==> run X: inputs <==
Design fifo, start of the top module:
module fifo #(
    parameter DATA_WIDTH = 16,
    parameter DEPTH = 64, 
    parameter ALMOST_FULL_THRESH = 56,
    parameter ALMOST_EMPTY_THRESH = 8
)(
    input                   clk,
    input                   rst_n,        
    input                   wr_en,
    input  [DATA_WIDTH-1:0] wr_data,
    input                   rd_en,
    output reg [DATA_WIDTH-1:0] rd_data,
    output                  full,
    output                  empty,
    output                  almost_full,
    output                  almost_empty,
    output                  overflow_err,
    output                  underflow_err,
    output [DATA_WIDTH-1:0] fifo_count
);
Settings: LEC_CHECK=0, ABC_AREA=1, CAP_MARGIN=20, CELL_PAD_IN_SITES_DETAIL_PLACEMENT=2, CORE_ASPECT_RATIO=1.03, CORE_MARGIN=6, CORE_UTILIZATION=40, GPL_TIMING_DRIVEN=1, HOLD_SLACK_MARGIN=0.18, MIN_ROUTING_LAYER=met1, SETUP_SLACK_MARGIN=0.28, SLEW_MARGIN=20, TNS_END_PERCENT=75; clock period 4.42 ns.
run.sh (not shown) runs the stock make flow with config.mk's settings and CLKGATE_MAP_FILE=.
==> run G: changes against run X <==
Settings changed: ABC_AREA 1 to 0, CELL_PAD_IN_SITES_DETAIL_PLACEMENT 2 to 0, CELL_PAD_IN_SITES_GLOBAL_PLACEMENT from default to 1, CORE_ASPECT_RATIO 1.03 to default, CORE_MARGIN 6 to 8, CORE_UTILIZATION 40 to 57, CTS_CLUSTER_DIAMETER from default to 126, GPL_ROUTABILITY_DRIVEN from default to 0, GPL_TIMING_DRIVEN 1 to default, HOLD_SLACK_MARGIN 0.18 to default, MIN_ROUTING_LAYER met1 to default, PLACE_DENSITY_LB_ADDON from default to 0.14, SETUP_SLACK_MARGIN 0.28 to 0.39, TNS_END_PERCENT 75 to 95.
==> flow/constraint.sdc (replaced) <==
create_clock -name core_clock -period 2.28 [get_ports {clk}]
set_input_delay 0.4560 -clock core_clock [delete_from_list [all_inputs] [get_ports {clk}]]
set_output_delay 0.4560 -clock core_clock [all_outputs]
set_load 0.01 [all_outputs]
==> run E: changes against run X <==
Settings changed: ABC_AREA 1 to 0, CORE_MARGIN 6 to 3, HOLD_SLACK_MARGIN 0.18 to -0.01, MIN_ROUTING_LAYER met1 to met2, SETUP_SLACK_MARGIN 0.28 to -0.31, TNS_END_PERCENT 75 to 60.
==> qor summary <==
| metric | run X | run G | run E |
|---|---|---|---|
| Result of the run | finished clean | finished with violations | finished with violations |
| Layout check failures | - | negative setup slack | max-capacitance violations, max-slew violations |
| Insertion delay to the later sink of the worst-skew pair | 0.71 ns | 0.67 ns | 0.72 ns |
| Synth Seq Share | 0.7059 | 0.7717 | 0.7717 |
| Signal buffers share of area | 0.03200 | 0.1081 | 0.03193 |
| Via count of the routed design | 35760 | 21660 | 28800 |
| CP endpoint | count[4] | count[4] | rd_data[4] |
| Number of buffers added for setup after CTS | 0 | 35 | 0 |
| Cts bufs inserted | 108 | 105 | 108 |
| Total wire length | 209.5 mm | 105.1 mm | 143.5 mm |
| # clk buffers | 136 | 126 | 131 |
| Period utilisation layout | 0.8366 | 1.280 | 0.9704 |
| # Cells Yosys | 4137 | 1993 | 1993 |
| Max Clock Skew | 0.03844 ns | 0.01932 ns | 0.04236 ns |
| Synthesized instance count | 4137 | 1993 | 1993 |
| Flop pwr share | 0.349 | 0.376 | 0.393 |
| Logic Gate Count | 2443 | 799 | 799 |
| And-or/or-and share of the synthesized area | 0.01910 | 0.04197 | 0.04197 |
| Worst path slowest cell | o21ai_2 | or4_4 | a211oi_1 |
| Sequential logic power | 0.0122 W | 0.0230 W | 0.0123 W |
| Utilization after layout | 0.4544 | 0.7188 | 0.4674 |
| Number of cells traversed by the worst register-to-register path | 12 | 11 | 5 |
| Start point of the critical path | count[3] | count[3] | read_pointer[0] |
| Reported max-cap violation count | 0 | 0 | 3 |
| Area reported by Yosys stat | 44870 um^2 | 41050 um^2 | 41050 um^2 |
| Clock slew at reported path FFs | 0.07 ns | 0.06 ns | 0.07 ns |
| Fraction of met2 tracks used by global routing | 0.5498 | 0.3913 | 0.4783 |
| Flip-flop and latch share of the layout cell area | 0.6277 | 0.6177 | 0.6704 |

---

==> 12-03: inputs <==
==> flow/design.v <==
`timescale 1ns / 1ps
module fifo #(
    parameter DATA_WIDTH = 16,
    parameter DEPTH = 64, 
    parameter ALMOST_FULL_THRESH = 56,
    parameter ALMOST_EMPTY_THRESH = 8
)(
    input                   clk,
    input                   rst_n,        
    input                   wr_en,
    input  [DATA_WIDTH-1:0] wr_data,
    input                   rd_en,
    output reg [DATA_WIDTH-1:0] rd_data,
    output                  full,
    output                  empty,
    output                  almost_full,
    output                  almost_empty,
    output                  overflow_err,
    output                  underflow_err,
    output [DATA_WIDTH-1:0] fifo_count
);
    function integer clog2;
        input integer value;
        integer i;
        begin
            clog2 = 0;
            for (i = value-1; i > 0; i = i >> 1)
                clog2 = clog2 + 1;
        end
    endfunction
    localparam ADDR_WIDTH = clog2(DEPTH);
    reg [DATA_WIDTH-1:0] mem [0:DEPTH-1];
    reg [ADDR_WIDTH-1:0] write_pointer;    
    reg [ADDR_WIDTH-1:0] read_pointer;     
    reg [clog2(DEPTH+1)-1:0] count;        
    reg overflow_flag, underflow_flag;
    assign full         = (count == DEPTH);
    assign empty        = (count == 0);
    assign almost_full  = (count >= ALMOST_FULL_THRESH);
    assign almost_empty = (count <= ALMOST_EMPTY_THRESH);
    assign overflow_err = overflow_flag;
    assign underflow_err= underflow_flag;
    assign fifo_count   = count;
    always @(posedge clk) begin
        if (wr_en && !full)
            mem[write_pointer] <= wr_data;
    end
    always @(posedge clk or negedge rst_n) begin
        if (!rst_n) begin
            write_pointer <= 0;
        end else if (wr_en) begin
            if (!full) begin
                write_pointer <= write_pointer + 1'b1;
            end
        end
    end
    always @(posedge clk or negedge rst_n) begin
        if (!rst_n) begin
            read_pointer <= 0;
            rd_data <= 0;
        end else if (rd_en) begin
            if (!empty) begin
                rd_data <= mem[read_pointer];
                read_pointer <= read_pointer + 1'b1;
            end
        end
    end
    always @(posedge clk or negedge rst_n) begin
        if (!rst_n) begin
            count <= 0;
        end else begin
            case ({wr_en && !full, rd_en && !empty})
                2'b10: count <= count + 1'b1; 
                2'b01: count <= count - 1'b1;
                default: count <= count;      
            endcase
        end
    end
    always @(posedge clk or negedge rst_n) begin
        if (!rst_n) begin
            overflow_flag  <= 1'b0;
            underflow_flag <= 1'b0;
        end else begin
            if (wr_en && full)
                overflow_flag <= 1'b1;
            else if (overflow_flag && rd_en && !empty)
                overflow_flag <= 1'b0;
            if (rd_en && empty)
                underflow_flag <= 1'b1;
            else if (underflow_flag && wr_en && !full)
                underflow_flag <= 1'b0;
        end
    end
endmodule
==> flow/run.sh <==
#!/bin/bash
# the make line also repeats each setting of config.mk as NAME=value (left out here)
make -C /OpenROAD-flow-scripts/flow DESIGN_CONFIG=/design/flow/config.mk WORK_HOME=/design/flow/orfs CLKGATE_MAP_FILE= finish
==> flow/config.mk <==
export PLATFORM = sky130hd
export DESIGN_NAME = fifo
export DESIGN_NICKNAME = fifo
export VERILOG_FILES = /design/flow/design.v
export SDC_FILE = /design/flow/constraint.sdc
export NUM_CORES = 4
export LEC_CHECK = 0
export ABC_AREA = 1
export CAP_MARGIN = 20
export CELL_PAD_IN_SITES_GLOBAL_PLACEMENT = 1
export CORE_ASPECT_RATIO = 0.98
export CORE_MARGIN = 6
export CORE_UTILIZATION = 40
export CTS_CLUSTER_DIAMETER = 102
export CTS_CLUSTER_SIZE = 24
export GPL_ROUTABILITY_DRIVEN = 1
export GPL_TIMING_DRIVEN = 0
export PLACE_DENSITY = 0.6
export SLEW_MARGIN = 40
export TNS_END_PERCENT = 60
==> flow/constraint.sdc <==
create_clock -name core_clock -period 3.87 [get_ports {clk}]
set_input_delay 0.7740 -clock core_clock [delete_from_list [all_inputs] [get_ports {clk}]]
set_output_delay 0.7740 -clock core_clock [all_outputs]
set_load 0.01 [all_outputs]
==> inputs of 07-14, as changes to 12-03 <==
==> flow/config.mk (replaced) <==
export PLATFORM = sky130hd
export DESIGN_NAME = fifo
export DESIGN_NICKNAME = fifo
export VERILOG_FILES = /design/flow/design.v
export SDC_FILE = /design/flow/constraint.sdc
export NUM_CORES = 4
export LEC_CHECK = 0
export CAP_MARGIN = 20
export CORE_MARGIN = 2
export CORE_UTILIZATION = 40
export PLACE_DENSITY = 0.6
export SETUP_SLACK_MARGIN = 0.39
export SLEW_MARGIN = 20
==> flow/constraint.sdc (replaced) <==
create_clock -name core_clock -period 3.12 [get_ports {clk}]
set_input_delay 0.6240 -clock core_clock [delete_from_list [all_inputs] [get_ports {clk}]]
set_output_delay 0.6240 -clock core_clock [all_outputs]
set_load 0.01 [all_outputs]
==> inputs of 07-10, as changes to 12-03 <==
==> flow/config.mk (replaced) <==
export PLATFORM = sky130hd
export DESIGN_NAME = fifo
export DESIGN_NICKNAME = fifo
export VERILOG_FILES = /design/flow/design.v
export SDC_FILE = /design/flow/constraint.sdc
export NUM_CORES = 4
export LEC_CHECK = 0
export ABC_AREA = 1
export CAP_MARGIN = 20
export CORE_MARGIN = 2
export CORE_UTILIZATION = 72
export CTS_CLUSTER_SIZE = 74
export PLACE_DENSITY_LB_ADDON = 0.0
export SETUP_SLACK_MARGIN = 0.51
export SLEW_MARGIN = 20
==> flow/constraint.sdc (replaced) <==
create_clock -name core_clock -period 1.73 [get_ports {clk}]
set_input_delay 0.3460 -clock core_clock [delete_from_list [all_inputs] [get_ports {clk}]]
set_output_delay 0.3460 -clock core_clock [all_outputs]
set_load 0.01 [all_outputs]
==> inputs of 08-23, as changes to 12-03 <==
==> flow/config.mk (replaced) <==
export PLATFORM = sky130hd
export DESIGN_NAME = fifo
export DESIGN_NICKNAME = fifo
export VERILOG_FILES = /design/flow/design.v
export SDC_FILE = /design/flow/constraint.sdc
export NUM_CORES = 4
export LEC_CHECK = 0
export CAP_MARGIN = 20
export CORE_MARGIN = 2
export CORE_UTILIZATION = 39
export PLACE_DENSITY = 0.6
export SLEW_MARGIN = 20
==> flow/constraint.sdc (replaced) <==
create_clock -name core_clock -period 3.12 [get_ports {clk}]
set_input_delay 0.6240 -clock core_clock [delete_from_list [all_inputs] [get_ports {clk}]]
set_output_delay 0.6240 -clock core_clock [all_outputs]
set_load 0.01 [all_outputs]
==> results <==
Status: 08-23 finished clean; 07-14 finished clean; 12-03 finished clean; 07-10 failed layout checks
Violated checks: 08-23 -; 07-14 -; 12-03 -; 07-10 negative setup slack
Average via count per standard cell: 08-23 5.582; 07-14 5.618; 12-03 5.110; 07-10 6.324
Post-cts repair resize count: 08-23 2; 07-14 24; 12-03 0; 07-10 296
Yosys aoi share: 08-23 4.197%; 07-14 4.197%; 12-03 1.910%; 07-10 1.910%
Largest voltage drop on the vdd net: 08-23 446.2 uV; 07-14 535.4 uV; 12-03 393.6 uV; 07-10 1585 uV
Combined global-route utilization of all metal layers: 08-23 18.92%; 07-14 19.23%; 12-03 24.09%; 07-10 40.05%
Total via count after detailed routing: 08-23 20630; 07-14 20610; 12-03 29860; 07-10 33920
Post-synth seq share: 08-23 77.17%; 07-14 77.17%; 12-03 70.59%; 07-10 70.59%
Diodes inserted: 08-23 1; 07-14 0; 12-03 2; 07-10 0
Class of the tightest hold or removal check: 08-23 in2async; 07-14 in2async; 12-03 in2reg; 07-10 in2reg
Global-route wire length before repair: 08-23 147500 um; 07-14 147100 um; 12-03 208100 um; 07-10 187000 um
Comb power frac: 08-23 29.8%; 07-14 29.9%; 12-03 43.2%; 07-10 45.5%
Post-synthesis xor/xnor area fraction: 08-23 0.3841%; 07-14 0.3841%; 12-03 0.3904%; 07-10 0.3904%
Power is estimated from default activity; no workload was simulated.
